==> inputs of try-raven <==
==> flow/design.v <==
`timescale 100ps/10ps
module triangle(clk, reset, nt, xi, yi, busy, po, xo, yo);
input        clk, reset, nt;
input  [2:0] xi, yi;
output       busy, po;
output [2:0] xo, yo;
reg busy, po;
reg [4:0] state, next_state;  
reg [6:0] x_cor[0:2];         
reg [6:0] y_cor[0:2];         
reg [1:0] s0_count;           
reg s1_count;                 
reg s2_count;                 
reg s7_count;                 
reg [4:0] horiz;              
reg [3:0] out_count;          
reg signed [8:0] a[0:1];      
reg signed [8:0] b[0:1];      
reg signed [8:0] c[0:1];      
reg [3:0] ep, save_ep;        
reg signed [7:0] value;       
reg [1:0] o_idx;              
reg [2:0] xo, yo;             
reg loc;                      
reg [3:0] start;              
parameter s0=5'd0,s1=5'd1,s2=5'd2,s3=5'd3,s4=5'd4,s5=5'd5,s6=5'd6,s7=5'd7;
integer i,j;
always @(posedge clk or posedge reset)begin
    if(reset) state<=s0;
    else state<=next_state;
end
always @(*)begin
    case(state)
        s0:next_state=(s0_count==2'd3)?s1:s0;
        s1:next_state=(s1_count==1'b1)?s2:s1;
        s2:next_state=(out_count==y_cor[0]||out_count==y_cor[1]||out_count==y_cor[2])?s5:((s2_count==1'b1)?((value==8'd0)?s5:((value[7]==1'b0)?s3:s4)):s2);
        s3:next_state=(o_idx==2'd2)?s5:s2;
        s4:next_state=(o_idx==2'd1)?s5:s2;
        s5:next_state=(out_count==y_cor[0]||out_count==y_cor[2])?s6:((loc==1'b0)?((out_count==y_cor[1])?((start==x_cor[1])?s6:s5):((start==ep)?s6:s5)):((start==x_cor[0])?s6:s5));
        s6:next_state=(out_count==y_cor[2])?s7:s2;
        s7:next_state=(s7_count==1'b1)?s0:s7;
        default:next_state=s0;
    endcase
end
always @(posedge clk or posedge reset)begin
    if(reset) busy<=1'b0;
    else begin
        if(state==s7&&s7_count==1'b1) busy<=1'b0;
        else if(state==s0&&s0_count==2'd0&&nt==1'b0) busy<=1'b0;
        else busy<=1'b1;
    end
end
always @(posedge clk or posedge reset)begin
    if(reset) s0_count<=2'd0;
    else begin
        if(state==s7) s0_count<=2'd0;
        else if(state==s0&&s0_count==2'd0&&nt==1'b0) s0_count<=2'd0;
        else s0_count<=s0_count+2'd1;
    end
end
always @(posedge clk or posedge reset)begin
    if(reset)begin
        s1_count<=1'b0;
    end
    else begin
        if(state==s1) s1_count<=1'b1;
        else s1_count<=1'b0;
    end
end
always @(posedge clk or posedge reset)begin
    if(reset)begin
        s2_count<=1'b0;
    end
    else begin
        if(state==s2) s2_count<=1'b1;
        else s2_count<=1'b0;
    end
end
always @(posedge clk or posedge reset)begin
    if(reset)begin
        s7_count<=1'b0;
    end
    else begin
        if(state==s7) s7_count<=1'b1;
        else s7_count<=1'b0;
    end
end
always @(posedge clk or posedge reset)begin
    if(reset)begin
        loc<=1'b0;
    end
    else begin
        if(state==s1)begin
            if(x_cor[1]>x_cor[0]) loc<=1'b0;
            else loc<=1'b1;
        end
    end
end
always @(posedge clk or posedge reset)begin
    if(reset)begin
        for(i=0;i<2;i=i+1)begin
            a[i]<=9'd0;
        end
    end
    else begin
        case(state)
            s1:begin
                if(loc==1'b0)begin
                    a[0]<=($signed(y_cor[1])-$signed(y_cor[0]));
                    a[1]<=($signed(y_cor[2])-$signed(y_cor[1]));
                end
                else begin
                    a[0]<=($signed(y_cor[1])-$signed(y_cor[0]));
                    a[1]<=(~($signed(y_cor[2])-$signed(y_cor[1])))+9'd1;
                end
            end
        endcase
    end
end
always @(posedge clk or posedge reset)begin
    if(reset)begin
        for(i=0;i<2;i=i+1)begin
            b[i]<=9'd0;
        end
    end
    else begin
        case(state)
            s1:begin
                if(loc==1'b0)begin
                    b[0]<=(~($signed(x_cor[1])-$signed(x_cor[0])))+9'd1;
                    b[1]<=(~($signed(x_cor[2])-$signed(x_cor[1])))+9'd1;
                end
                else begin
                    b[0]<=(~($signed(x_cor[1])-$signed(x_cor[0])))+9'd1;
                    b[1]<=($signed(x_cor[2])-$signed(x_cor[1]));
                end
            end
        endcase
    end
end
always @(posedge clk or posedge reset)begin
    if(reset)begin
        for(i=0;i<2;i=i+1)begin
            c[i]<=9'd0;
        end
    end
    else begin
        case(state)
            s1:begin
                if(loc==1'b0)begin
                    c[0]<=($signed(y_cor[0]*x_cor[1])-$signed(y_cor[1]*x_cor[0]));
                    c[1]<=($signed(y_cor[1]*x_cor[2])-$signed(y_cor[2]*x_cor[1]));
                end
                else begin
                    c[0]<=($signed(y_cor[0]*x_cor[1])-$signed(y_cor[1]*x_cor[0]));
                    c[1]<=(~($signed(y_cor[1]*x_cor[2])-$signed(y_cor[2]*x_cor[1])))+9'd1;
                end
            end
        endcase
    end
end
always @(posedge clk or posedge reset)begin
    if(reset)begin
        for(i=0;i<3;i=i+1)begin
            x_cor[i]<=7'd0;
        end
    end
    else begin
        case(state)
            s0:begin
                x_cor[s0_count]<=xi;
            end
        endcase
    end
end
always @(posedge clk or posedge reset)begin
    if(reset)begin
        for(i=0;i<3;i=i+1)begin
            y_cor[i]<=7'd0;
        end
    end
    else begin
        case(state)
            s0:begin
                y_cor[s0_count]<=yi;
            end
        endcase
    end
end
always @(posedge clk or posedge reset)begin
    if(reset) begin
        horiz<=5'd0;
    end
    else begin
        case(state)
            s1:begin
                horiz<=(x_cor[1]-x_cor[0]);
            end
        endcase
    end
end
always @(posedge clk or posedge reset)begin
    if(reset)begin
        out_count<=4'd0;
    end
    else begin
        case(state)
            s1:out_count<=y_cor[0];
            s6:out_count<=out_count+4'd1;
        endcase
    end
end
always @(posedge clk or posedge reset)begin
    if(reset)begin
        ep<=4'd0;
    end
    else begin
        if(loc==1'b0)begin
            if(state==s6) ep<=save_ep;
            else if(state==s3)begin
                if(out_count<y_cor[1])begin
                    if(o_idx==2'd2) ep<=ep;
                    else ep<=ep+4'd1;
                end
                else ep<=ep-4'd1;
            end
            else if(state==s4)begin
                if(out_count<y_cor[1]) ep<=ep-4'd1;
                else begin
                    if(o_idx==2'd1) ep<=ep;
                    else ep<=ep+4'd1;
                end
            end
            else ep<=ep;
        end
        else begin
            if(state==s6) ep<=save_ep;
            else if(state==s3)begin
                if(out_count<y_cor[1])begin
                    if(o_idx==2'd2) ep<=ep;
                    else ep<=ep-4'd1;
                end
                else ep<=ep+4'd1;
            end
            else if(state==s4)begin
                if(out_count<y_cor[1]) ep<=ep+4'd1;
                else begin
                    if(o_idx==2'd1) ep<=ep;
                    else ep<=ep-4'd1;
                end
            end
            else ep<=ep;
        end
    end
end
always @(posedge clk or posedge reset)begin
    if(reset)begin
        o_idx<=2'd0;
    end
    else begin
        if(state==s3) o_idx<=2'd1;
        else if(state==s4) o_idx<=2'd2;
        else if(state==s5) o_idx<=2'd0;
    end
end
always @(posedge clk or posedge reset)begin
    if(reset)begin
        save_ep<=4'd0;
    end
    else begin
        if(state==s1) save_ep<=(x_cor[0]+x_cor[1])>>1;
    end
end
always @(posedge clk or posedge reset)begin
    if(reset)begin
        value<=8'd0;
    end
    else begin
        if(state==s2) begin
            if(out_count==y_cor[0]||out_count==y_cor[1]||out_count==y_cor[2]) value<=8'd0;
            else if(out_count<y_cor[1]) begin
                value<=(a[0]*$signed(ep))+(b[0]*$signed(out_count))+c[0];
            end
            else begin
                value<=(a[1]*$signed(ep))+(b[1]*$signed(out_count))+c[1];
            end
        end
    end
end
always @(posedge clk or posedge reset)begin
    if(reset) po<=1'b0;
    else if(state==s5) po<=1'b1;
    else po<=1'b0;
end
always @(posedge clk)begin
    if(state==s5) start<=start+4'd1;
    else begin
        if(loc==1'b0) start<=x_cor[0];
        else begin
            if(out_count==y_cor[1]) start<=x_cor[1];
            else start<=ep;
        end
    end
end
always @(posedge clk or posedge reset)begin
    if(reset)begin
        xo<=3'd0;
    end
    else begin
        if(state==s5)begin
            if(out_count==y_cor[0]) xo<=x_cor[0];
            else if(out_count==y_cor[2]) xo<=x_cor[2];
            else xo<=start;
        end
    end
end
always @(posedge clk or posedge reset)begin
    if(reset)begin
        yo<=3'd0;
    end
    else begin
        if(state==s5)begin
            if(out_count==y_cor[0]) yo<=y_cor[0];
            else if(out_count==y_cor[2]) yo<=y_cor[2];
            else yo<=out_count;
        end
    end
end
endmodule
==> flow/run.sh <==
#!/bin/bash
# the make line also repeats each setting of config.mk as NAME=value (left out here)
make -C /OpenROAD-flow-scripts/flow DESIGN_CONFIG=/design/flow/config.mk WORK_HOME=/design/flow/orfs CLKGATE_MAP_FILE= finish
==> flow/config.mk <==
export PLATFORM = sky130hd
export DESIGN_NAME = triangle
export DESIGN_NICKNAME = triangle
export VERILOG_FILES = /design/flow/design.v
export SDC_FILE = /design/flow/constraint.sdc
export NUM_CORES = 4
export LEC_CHECK = 0
export CAP_MARGIN = 10
export CELL_PAD_IN_SITES_DETAIL_PLACEMENT = 0
export CELL_PAD_IN_SITES_GLOBAL_PLACEMENT = 2
export CORE_MARGIN = 2
export CORE_UTILIZATION = 54
export CTS_CLUSTER_SIZE = 70
export GPL_ROUTABILITY_DRIVEN = 1
export MIN_ROUTING_LAYER = met1
export PLACE_DENSITY = 0.67
export SLEW_MARGIN = 5
export TNS_END_PERCENT = 95
==> flow/constraint.sdc <==
create_clock -name core_clock -period 4.27 [get_ports {clk}]
set_input_delay 0.8540 -clock core_clock [delete_from_list [all_inputs] [get_ports {clk}]]
set_output_delay 0.8540 -clock core_clock [all_outputs]
set_load 0.01 [all_outputs]
==> try-tundra (differences from try-raven) <==
Settings changed: ABC_AREA set to 0, CAP_MARGIN 10 to 20, CELL_PAD_IN_SITES_DETAIL_PLACEMENT 0 to unset, CELL_PAD_IN_SITES_GLOBAL_PLACEMENT 2 to unset, CORE_UTILIZATION 54 to 43, CTS_CLUSTER_DIAMETER set to 293, CTS_CLUSTER_SIZE 70 to 100, GPL_ROUTABILITY_DRIVEN 1 to unset, HOLD_SLACK_MARGIN set to -0.05, MIN_ROUTING_LAYER met1 to unset, PLACE_DENSITY 0.67 to 0.89, TNS_END_PERCENT 95 to unset.
==> flow/constraint.sdc (replaced) <==
create_clock -name core_clock -period 5.0 [get_ports {clk}]
set_input_delay 1.0000 -clock core_clock [delete_from_list [all_inputs] [get_ports {clk}]]
set_output_delay 1.0000 -clock core_clock [all_outputs]
set_load 0.01 [all_outputs]
==> try-garnet (differences from try-raven) <==
Settings changed: CAP_MARGIN 10 to 0, CELL_PAD_IN_SITES_DETAIL_PLACEMENT 0 to unset, CELL_PAD_IN_SITES_GLOBAL_PLACEMENT 2 to unset, CORE_UTILIZATION 54 to 72, CTS_CLUSTER_DIAMETER set to 357, CTS_CLUSTER_SIZE 70 to 15, GPL_ROUTABILITY_DRIVEN 1 to unset, MIN_ROUTING_LAYER met1 to unset, PLACE_DENSITY 0.67 to unset, PLACE_DENSITY_LB_ADDON set to 0.02, SETUP_SLACK_MARGIN set to -0.04, SLEW_MARGIN 5 to 30, TNS_END_PERCENT 95 to unset.
==> flow/constraint.sdc (replaced) <==
create_clock -name core_clock -period 2.75 [get_ports {clk}]
set_input_delay 0.5500 -clock core_clock [delete_from_list [all_inputs] [get_ports {clk}]]
set_output_delay 0.5500 -clock core_clock [all_outputs]
set_load 0.01 [all_outputs]
==> qor.txt <==
Status -> failed layout checks
Layout check faults -> negative setup slack
Combinational gate power -> 521 uW
Final worst slack -> -128 ps
Setup violations, final -> 3
Worst setup path end -> value[6]
DR vias -> 7041
(the above is from try-raven)
==> qor.txt <==
Status -> finished clean
Combinational gate power -> 439 uW
Final worst slack -> 282 ps
Post-Syn Area -> 9820 um2
Worst setup path end -> value[7]
Setup violations, final -> 0
(the above is from try-tundra)
==> qor.txt <==
Final worst slack -> -1830 ps
Layout check faults -> negative setup slack
Tool warnings -> 42
Internal Power -> 2880 uW
Switch share -> 32.1%
DR vias -> 8317
WL met2 -> 15.1 mm
Status -> failed layout checks
Setup violations, final -> 17
Worst setup path end -> value[7]
Port Buffer Count -> 16
CTS Buf Count -> 9
(the above is from try-garnet)
Power is estimated from default activity; no workload was simulated.
